==> cedar: inputs <==
// datapath
module datapath(output [6:0] display, days, output [3:0] segment, output am, pm, dblink, Sound, Vcc_out, input Next, Up, SetTime, SetAlarm, Snooze, Stop, Mute, Clr, Clk_sys);
clock: 11.4 ns
lec_check: 0
cap_margin: 0
core_margin: 2
core_utilization: 72
cts_cluster_diameter: 39
place_density: 0.64
setup_slack_margin: 3.3
slew_margin: 20
run.sh (not shown) runs the stock make flow with config.mk's settings and CLKGATE_MAP_FILE=.
==> amber: changes against cedar <==
Settings changed: ABC_AREA set to 1, CAP_MARGIN 0 to 20, CTS_CLUSTER_DIAMETER 39 to not set, CTS_CLUSTER_SIZE set to 10, PLACE_DENSITY 0.64 to 0.39, SETUP_SLACK_MARGIN 3.3 to 1.38.
==> flow/constraint.sdc (replaced) <==
create_clock -name core_clock -period 4.68 [get_ports {Clk_sys}]
set_input_delay 0.9360 -clock core_clock [delete_from_list [all_inputs] [get_ports {Clk_sys}]]
set_output_delay 0.9360 -clock core_clock [all_outputs]
set_load 0.01 [all_outputs]
==> sierra: changes against cedar <==
Settings changed: CAP_MARGIN 0 to 20, CORE_UTILIZATION 72 to 40, CTS_CLUSTER_DIAMETER 39 to not set, PLACE_DENSITY 0.64 to not set, SETUP_SLACK_MARGIN 3.3 to not set.
==> flow/constraint.sdc (replaced) <==
create_clock -name core_clock -period 5.19 [get_ports {Clk_sys}]
set_input_delay 1.0380 -clock core_clock [delete_from_list [all_inputs] [get_ports {Clk_sys}]]
set_output_delay 1.0380 -clock core_clock [all_outputs]
set_load 0.01 [all_outputs]
==> harbor: changes against cedar <==
Settings changed: CAP_MARGIN 0 to 20, CTS_CLUSTER_DIAMETER 39 to not set, SETUP_SLACK_MARGIN 3.3 to not set.
==> comparison <==
- Synthesized area is the same in sierra and harbor.
- Non-clock buffer count: harbor is lower than amber (19).
- Flip-flop count is the same in sierra and harbor.
- Final cell count: harbor < cedar < sierra < amber.
- Core utilization: sierra is lower than amber (36 points).
- Worst setup slack, lowest first: sierra, amber, harbor, cedar.
- Between amber and sierra, the lower sequential share of layout area is in amber (gap 0.70 points).
- The highest register-to-register slack belongs to cedar, the lowest to amber.

==> umber <==
Starting RTL as in the previous note.
==> flow/config.mk <==
export PLATFORM = sky130hd
export DESIGN_NAME = datapath
export DESIGN_NICKNAME = datapath
export VERILOG_FILES = /design/flow/design.v
export SDC_FILE = /design/flow/constraint.sdc
export NUM_CORES = 4
export LEC_CHECK = 0
export ABC_AREA = 1
export CAP_MARGIN = 40
export CORE_MARGIN = 2
export CORE_UTILIZATION = 68
export CTS_CLUSTER_SIZE = 42
export MAX_ROUTING_LAYER = met4
export PLACE_DENSITY = 0.6
export SLEW_MARGIN = 20
export TNS_END_PERCENT = 5
==> flow/constraint.sdc <==
create_clock -name core_clock -period 8.24 [get_ports {Clk_sys}]
set_input_delay 1.6480 -clock core_clock [delete_from_list [all_inputs] [get_ports {Clk_sys}]]
set_output_delay 1.6480 -clock core_clock [all_outputs]
set_load 0.01 [all_outputs]
==> violet: changes against umber <==
Settings changed: ABC_AREA 1 to unset, CAP_MARGIN 40 to 0, CORE_UTILIZATION 68 to 72, CTS_CLUSTER_SIZE 42 to 19, MAX_ROUTING_LAYER met4 to unset, PLACE_DENSITY 0.6 to 0.36, SETUP_SLACK_MARGIN set to 1.34, TNS_END_PERCENT 5 to unset.
==> flow/constraint.sdc (replaced) <==
create_clock -name core_clock -period 4.68 [get_ports {Clk_sys}]
set_input_delay 0.9360 -clock core_clock [delete_from_list [all_inputs] [get_ports {Clk_sys}]]
set_output_delay 0.9360 -clock core_clock [all_outputs]
set_load 0.01 [all_outputs]
==> nickel: changes against umber <==
Settings changed: ABC_AREA 1 to unset, CAP_MARGIN 40 to 20, CORE_UTILIZATION 68 to 64, CTS_CLUSTER_SIZE 42 to unset, MAX_ROUTING_LAYER met4 to unset, PLACE_DENSITY 0.6 to unset, TNS_END_PERCENT 5 to unset.
==> flow/constraint.sdc (replaced) <==
create_clock -name core_clock -period 13.5 [get_ports {Clk_sys}]
set_input_delay 2.7000 -clock core_clock [delete_from_list [all_inputs] [get_ports {Clk_sys}]]
set_output_delay 2.7000 -clock core_clock [all_outputs]
set_load 0.01 [all_outputs]
==> onyx: changes against umber <==
Settings changed: CAP_MARGIN 40 to 20, CORE_UTILIZATION 68 to 72, CTS_CLUSTER_SIZE 42 to unset, MAX_ROUTING_LAYER met4 to unset, PLACE_DENSITY 0.6 to unset, TNS_END_PERCENT 5 to unset.
==> flow/constraint.sdc (replaced) <==
create_clock -name core_clock -period 4.68 [get_ports {Clk_sys}]
set_input_delay 0.9360 -clock core_clock [delete_from_list [all_inputs] [get_ports {Clk_sys}]]
set_output_delay 0.9360 -clock core_clock [all_outputs]
set_load 0.01 [all_outputs]
==> flow_summary.ini <==
; synthesis and place-and-route metrics
[yosys]
synth.area.top_cells = dfrtp_1 39%, mux2i_1 11%, nor2_1 5.4%
synth_simple_gate_area_share_pct = 19.35
ys_sh_adder_pct = 3.011

[grt]
grtUsageMet1_pct = 44.47

[finish]
buf_share_pct = 2.873

[run_status]
status = finished clean

[worst_setup_path]
reg2reg_to = reg_module.r2.Q[0]
cp.arrival_ps = 4510
[end of results for nickel]
==> flow_summary.ini <==
; synthesis and place-and-route metrics
[worst_setup_path]
reg2reg_to = reg_module.r5.Q[2]
cp.arrival_ps = 3220

[run_status]
status = finished clean

[grt]
grtUsageMet1_pct = 49.80

[yosys]
ys_sh_adder_pct = 3.011
synth.area.top_cells = dfrtp_1 39%, mux2i_1 11%, nor2_1 5.4%

[finish]
buf_share_pct = 5.224
[end of results for violet]
==> flow_summary.ini <==
; synthesis and place-and-route metrics
[timing]
finalClockPeriodUsage_pct = 62.90

[yosys]
synth_simple_gate_area_share_pct = 29.31
synth.area.top_cells = dfrtp_1 38%, nand2_1 13%, nand3_1 6.0%
ys_sh_adder_pct = 2.944
synth.cellmix.compoundShare_pct = 17.71
synthTopLogicFamily = simple AND/OR/NAND/NOR gates

[worst_setup_path]
reg2reg_to = set_time.min_1.COUNT[1]
cp.arrival_ps = 3530

[run_status]
status = finished clean

[finish]
buf_share_pct = 3.579

[flow_run]
openroad.warnings = 48

[routing]
routed.top_layer = met4
[end of results for umber]
==> flow_summary.ini <==
; synthesis and place-and-route metrics
[run_status]
status = finished clean

[yosys]
ys_sh_adder_pct = 2.944
synth.area.top_cells = dfrtp_1 38%, nand2_1 13%, nand3_1 6.0%
synth_simple_gate_area_share_pct = 29.31

[worst_setup_path]
cp.arrival_ps = 3330
reg2reg_to = set_time.min_2.COUNT[0]
[end of results for onyx]
